Design my_top_architecture, start of the top module:
module my_top_architecture (
    input clock,
    input resetn,
    input tunning,  
    input mode_switch,  
    input increment_button,  
    output wire [47:0] segment_out
);
Size: roughly 170 flip-flops, about 17000 µm² of cells after synthesis.
Settings: LEC_CHECK=0, ABC_AREA=1, CAP_MARGIN=20, CORE_MARGIN=2, CORE_UTILIZATION=65, CTS_CLUSTER_SIZE=72, GPL_ROUTABILITY_DRIVEN=1, MAX_ROUTING_LAYER=met5, MIN_ROUTING_LAYER=met1, PLACE_DENSITY_LB_ADDON=0.05, SETUP_SLACK_MARGIN=-0.62, SLEW_MARGIN=5; clock period 10.7 ns.
run.sh (not shown) runs the stock make flow with config.mk's settings and CLKGATE_MAP_FILE=.
The baseline completed, yet does not pass: setup timing.
Edit:
Settings changed: CORE_UTILIZATION 65 to 72, CTS_CLUSTER_SIZE 72 to 73, SETUP_SLACK_MARGIN -0.62 to -0.51.
This time the run stopped in global routing (5_1_grt) (ODB-0269).
Die area is lower by roughly a tenth.
Synthesized cell count stays the same.
Synthesized area is unchanged.
Edit:
Settings changed: CAP_MARGIN 20 to 35, CORE_MARGIN 2 to 6, CORE_UTILIZATION 72 to 63, CTS_CLUSTER_DIAMETER from default to 387, CTS_CLUSTER_SIZE 73 to 20, GPL_ROUTABILITY_DRIVEN 1 to 0, PLACE_DENSITY from default to 0.41, PLACE_DENSITY_LB_ADDON 0.05 to default, SETUP_SLACK_MARGIN -0.51 to -0.95, SLEW_MARGIN 5 to 40, TNS_END_PERCENT from default to 15.
=> The changed run finished but fails on setup timing. Synthesized cell count does not change. Die area came out higher by 25%. Synthesized area does not change.
Edit:
Settings changed: CORE_UTILIZATION 63 to 16, PLACE_DENSITY 0.41 to 0.52, SLEW_MARGIN 40 to 5.
After rerunning:
- The new run ran to the end with violations: setup timing
- cell area rises by a little under a tenth
- global-route usage is lower by 17 points
- synthesized cell count does not change

========
Setup of zinc:
The RTL this note starts from:
==> flow/design.v <==
module edge_detector (
    input clock,
    input resetn,
    input increment_button,
    input tunning,
    output reg increment_signal
);
reg increment_button_prev;
reg reset_delay;  
always @(posedge clock or negedge resetn) begin
    if (!resetn) begin
        increment_button_prev <= 0;
        increment_signal <= 0;
        reset_delay <= 1'b1;  
    end else begin
        if (reset_delay != 1'b0) begin
            reset_delay <= reset_delay - 1'b1;
            increment_signal <= 0;  
        end else begin
            if (!increment_button_prev && increment_button && tunning) begin
                increment_signal <= 1;  
            end else begin
                increment_signal <= 0;  
            end
        end
        increment_button_prev <= increment_button;  
    end
end
endmodule
module my_counter #
(
    parameter counter_size = 31,
    parameter counter_limit = 32'd50000000
)
(
    input clock,
    input resetn,
    input enable,
    output reg [counter_size:0] counter
);
always @ (posedge clock or negedge resetn)
begin
    if (resetn == 1'b0) begin
        counter <= 'b0;
    end
    else begin
        if (enable == 1'b1) begin
            if (counter == counter_limit) begin
                counter <= 'b0;
            end
            else begin
                counter <= counter + 1'b1;
            end    
        end
        else begin
            counter <= counter;
        end
    end
end
endmodule
module my_signal_pulse #(
	parameter signal_period_one = 32'd50000000
)
(
input clock,
input resetn,
input [31:0] counter, 
output reg signal_gen
);
always @ (posedge clock or negedge resetn)
begin
  if(resetn == 1'b0) begin
    signal_gen <= 1'b0;
   end  
   else begin
	if(counter == signal_period_one) begin
		signal_gen <= 1'b1;
	end
	else begin
		signal_gen <= 1'b0;
	end
   end 
end
endmodule
module my_decoder (
    input clock,
    input resetn,
    input [31:0] seconds_in,
    input [31:0] minutes_in,
    input [31:0] hours_in,
    output reg [47:0] segment_out  
);
function [7:0] digit_to_segment;
    input [3:0] digit;
    case (digit)
        4'd0: digit_to_segment = 8'b11000000;  
        4'd1: digit_to_segment = 8'b11111001;  
        4'd2: digit_to_segment = 8'b10100100;  
        4'd3: digit_to_segment = 8'b10110000;  
        4'd4: digit_to_segment = 8'b10011001;  
        4'd5: digit_to_segment = 8'b10010010;  
        4'd6: digit_to_segment = 8'b10000010;  
        4'd7: digit_to_segment = 8'b11111000;  
        4'd8: digit_to_segment = 8'b10000000;  
        4'd9: digit_to_segment = 8'b10010000;  
        default: digit_to_segment = 8'b11000000;  
    endcase
endfunction
always @(posedge clock or negedge resetn) begin
    if (!resetn) begin
        segment_out <= {digit_to_segment(4'd0), digit_to_segment(4'd0), digit_to_segment(4'd0),
		  digit_to_segment(4'd0), digit_to_segment(4'd0), digit_to_segment(4'd0)};  
    end else begin
        if (seconds_in < 32'd60 && minutes_in < 32'd60 && hours_in < 32'd24) begin
            segment_out[7:0]   <= digit_to_segment(seconds_in % 10);  
            segment_out[15:8]  <= digit_to_segment(seconds_in / 10);  
            segment_out[23:16] <= digit_to_segment(minutes_in % 10);  
            segment_out[31:24] <= digit_to_segment(minutes_in / 10);  
            segment_out[39:32] <= digit_to_segment(hours_in % 10);    
            segment_out[47:40] <= digit_to_segment(hours_in / 10);    
        end else begin
            segment_out <= {digit_to_segment(4'd0), digit_to_segment(4'd0), digit_to_segment(4'd0), 
				digit_to_segment(4'd0), digit_to_segment(4'd0), digit_to_segment(4'd0)}; 
        end
    end
end
endmodule
module my_top_architecture (
    input clock,
    input resetn,
    input tunning,  
    input mode_switch,  
    input increment_button,  
    output wire [47:0] segment_out
);
wire [31:0] main_counter;
wire [31:0] seconds_counter;
wire [31:0] minutes_counter;
wire [31:0] hours_counter;
wire enable_seconds_counter;
wire enable_minutes_counter;
wire enable_hours_counter;
wire increment_signal;  
edge_detector edge_detector_inst (
    .clock(clock),
    .resetn(resetn),
    .increment_button(increment_button),
    .tunning(tunning),
    .increment_signal(increment_signal)
);
my_counter #(
    .counter_size(31),
    .counter_limit(32'd999)  
) main_counter_inst (
    .clock(clock),
    .resetn(resetn),
    .enable(1'b1),  
    .counter(main_counter)
);
my_signal_pulse #(
    .signal_period_one(32'd999)  
) my_signal_pulse_inst (
    .clock(clock),
    .resetn(resetn),
    .counter(main_counter),
    .signal_gen(enable_seconds_counter)  
);
my_counter #(
    .counter_size(31),
    .counter_limit(32'd59)  
) seconds_counter_inst (
    .clock(clock),
    .resetn(resetn),
    .enable(enable_seconds_counter && !tunning),  
    .counter(seconds_counter)
);
assign enable_minutes_counter = (enable_seconds_counter && (seconds_counter == 32'd59) && !tunning);
my_counter #(
    .counter_size(31),
    .counter_limit(32'd59)
) minutes_counter_inst (
    .clock(clock),
    .resetn(resetn),
    .enable(enable_minutes_counter || (increment_signal && mode_switch)),  
    .counter(minutes_counter)
);
assign enable_hours_counter = (enable_minutes_counter && (minutes_counter == 32'd59) && !tunning);
my_counter #(
    .counter_size(31),
    .counter_limit(32'd23)  
) hours_counter_inst (
    .clock(clock),
    .resetn(resetn),
    .enable(enable_hours_counter || (increment_signal && !mode_switch)),  
    .counter(hours_counter)
);
my_decoder my_decoder_inst (
    .clock(clock),
    .resetn(resetn),
    .seconds_in(seconds_counter),
    .minutes_in(minutes_counter),
    .hours_in(hours_counter),
    .segment_out(segment_out)
);
endmodule
Settings: LEC_CHECK=0, ABC_AREA=1, CAP_MARGIN=35, CORE_MARGIN=6, CORE_UTILIZATION=38, CTS_CLUSTER_DIAMETER=387, CTS_CLUSTER_SIZE=20, GPL_ROUTABILITY_DRIVEN=0, MAX_ROUTING_LAYER=met5, MIN_ROUTING_LAYER=met1, PLACE_DENSITY_LB_ADDON=0.05, SETUP_SLACK_MARGIN=-0.95, SLEW_MARGIN=5, TNS_END_PERCENT=15; clock period 10.7 ns.
| zinc | all stages done | FAIL | negative setup slack |
Input changes introduced in lagoon (baseline for comparison: zinc):
Settings: CTS_CLUSTER_SIZE now 10, was 20; GPL_ROUTABILITY_DRIVEN no longer set, was 0; CORE_MARGIN now 2, was 6; CAP_MARGIN now 20, was 35; MAX_ROUTING_LAYER no longer set, was met5; CTS_CLUSTER_DIAMETER no longer set, was 387; MIN_ROUTING_LAYER no longer set, was met1; CORE_UTILIZATION now 72, was 38; SLEW_MARGIN now 20, was 5; SETUP_SLACK_MARGIN no longer set, was -0.95; the clock period (ns, I/O delays scaled along) now 8.45, was 10.7.
==> comparison <==
zinc finished all stages; layout check result: FAIL, due to negative setup slack. FAIL lagoon @ global routing: tool exited with error. NOTE area of the placeable core zinc->lagoon decreased by more than a quarter. zinc → lagoon: core utilization at floorplan grew by 34 points; CTS buffer count held steady. lagoon improves on zinc in placed wire-length estimate after detailed placement. Diff lagoon..zinc | post-synth tally of flip-flops with integrated enable | unchanged. Width of the chip was lower in lagoon than in zinc. From zinc to lagoon the numbers moved as follows: total die area went down 50%, cts-stage hold buffer count barely changed.
Input-level comparison between indigo and lagoon:
Settings: TNS_END_PERCENT removed (was 15); PLACE_DENSITY_LB_ADDON removed (was 0.05); ABC_AREA removed (was 1); CTS_CLUSTER_SIZE removed (was 10); PLACE_DENSITY newly set to 0.6; CORE_UTILIZATION changed from 72 to 36; the clock period (ns, I/O delays scaled along) changed from 8.45 to 16.5.
indigo has synthesized chip area reported by yosys above what lagoon had. Having completed the whole flow, indigo delivered a layout that passed the timing, DRC and antenna checks. Taking lagoon over indigo, the synthesized instance count ratio works out to 0.837. Placed wire-length estimate after detailed placement is lower on lagoon. | post-synthesis compound-gate area fraction | indigo vs lagoon | 27 points higher |. [indigo] row count rose about 70% relative to lagoon. indigo vs. lagoon: floorplan die height climbed about 64%, overall die width up about 64%.
> inputs changed (indigo -> tundra)
Settings: CORE_UTILIZATION now 24, was 36; the clock period (ns, I/O delays scaled along) now 21.0, was 16.5.
## What came out
- [compare] base=indigo new=tundra: width of the die increased 22%, cell count increased 420.
- Delta (tundra minus indigo): final hold slack went up; synthesized cell count has remained practically unchanged.

========
job 101:
// my_top_architecture: RTL as listed in full above, without the edits since
Settings: LEC_CHECK=0, ABC_AREA=1, CAP_MARGIN=20, CORE_MARGIN=2, CORE_UTILIZATION=41, CTS_CLUSTER_DIAMETER=149, CTS_CLUSTER_SIZE=99, PLACE_DENSITY=0.6, SLEW_MARGIN=20; clock period 15.0 ns.
Job 101 finished all stages; the layout is clean.
Setup changes, job 101 to job 102
# job 101
export LEC_CHECK = 0
export ABC_AREA = 1
export CAP_MARGIN = 20
export CORE_MARGIN = 2
export CORE_UTILIZATION = 41
export CTS_CLUSTER_DIAMETER = 149
export CTS_CLUSTER_SIZE = 99
export PLACE_DENSITY = 0.6
export SLEW_MARGIN = 20
create_clock -name core_clock -period 15.0 [get_ports {clock}]
# job 102
export LEC_CHECK = 0
export ABC_AREA = 1
export CAP_MARGIN = 0
export CELL_PAD_IN_SITES_DETAIL_PLACEMENT = 1
export CELL_PAD_IN_SITES_GLOBAL_PLACEMENT = 3
export CORE_ASPECT_RATIO = 1.16
export CORE_MARGIN = 5
export CORE_UTILIZATION = 23
export CTS_CLUSTER_DIAMETER = 381
export CTS_CLUSTER_SIZE = 17
export GPL_TIMING_DRIVEN = 0
export PLACE_DENSITY = 0.6
export SETUP_SLACK_MARGIN = 3.41
export SLEW_MARGIN = 0
export TNS_END_PERCENT = 45
create_clock -name core_clock -period 15.0 [get_ports {clock}]
==> comparison <==
Shortest period the worst path allows (job 102 over job 101): decrease, 370 ps. The cell with the largest stage delay on the worst path comes out dfrtp_1 in one run and dfrtp_2 in the other, namely in job 101 and job 102 respectively. Summary of job 102 over job 101: starting density of the core decreased by 18 points relative to the old numbers.
diff inputs: job 102 => job 103
# job 102
export LEC_CHECK = 0
export ABC_AREA = 1
export CAP_MARGIN = 0
export CELL_PAD_IN_SITES_DETAIL_PLACEMENT = 1
export CELL_PAD_IN_SITES_GLOBAL_PLACEMENT = 3
export CORE_ASPECT_RATIO = 1.16
export CORE_MARGIN = 5
export CORE_UTILIZATION = 23
export CTS_CLUSTER_DIAMETER = 381
export CTS_CLUSTER_SIZE = 17
export GPL_TIMING_DRIVEN = 0
export PLACE_DENSITY = 0.6
export SETUP_SLACK_MARGIN = 3.41
export SLEW_MARGIN = 0
export TNS_END_PERCENT = 45
create_clock -name core_clock -period 15.0 [get_ports {clock}]
# job 103
export LEC_CHECK = 0
export ABC_AREA = 1
export CAP_MARGIN = 20
export CORE_MARGIN = 2
export CORE_UTILIZATION = 66
export PLACE_DENSITY = 0.6
export SLEW_MARGIN = 20
create_clock -name core_clock -period 12.0 [get_ports {clock}]
[summary]
Job 103 finished end to end and its layout was clean on timing, DRC and antenna.
Compared to job 102, job 103 has number of buffers and inverters on the critical path 4 higher.
In the tables for job 103 and job 102, worst slack at placement reads higher with job 102.
The maximum number of pins on one net before global-route repair in job 103 was higher than what job 102 gave.
Compared with job 102, in job 103 fraction of the cycle the final worst path needs picked up an extra 19 points; global-route wire length before repair went down 24000 um.
Looking at time the final worst path needs with I/O delays and setup across job 103 and job 102, the one that comes out higher is job 103.
On worst setup slack, the higher figure sits with job 102, not job 103.
Layout overhead on the synthesized area, job 103 and job 102: higher on job 102
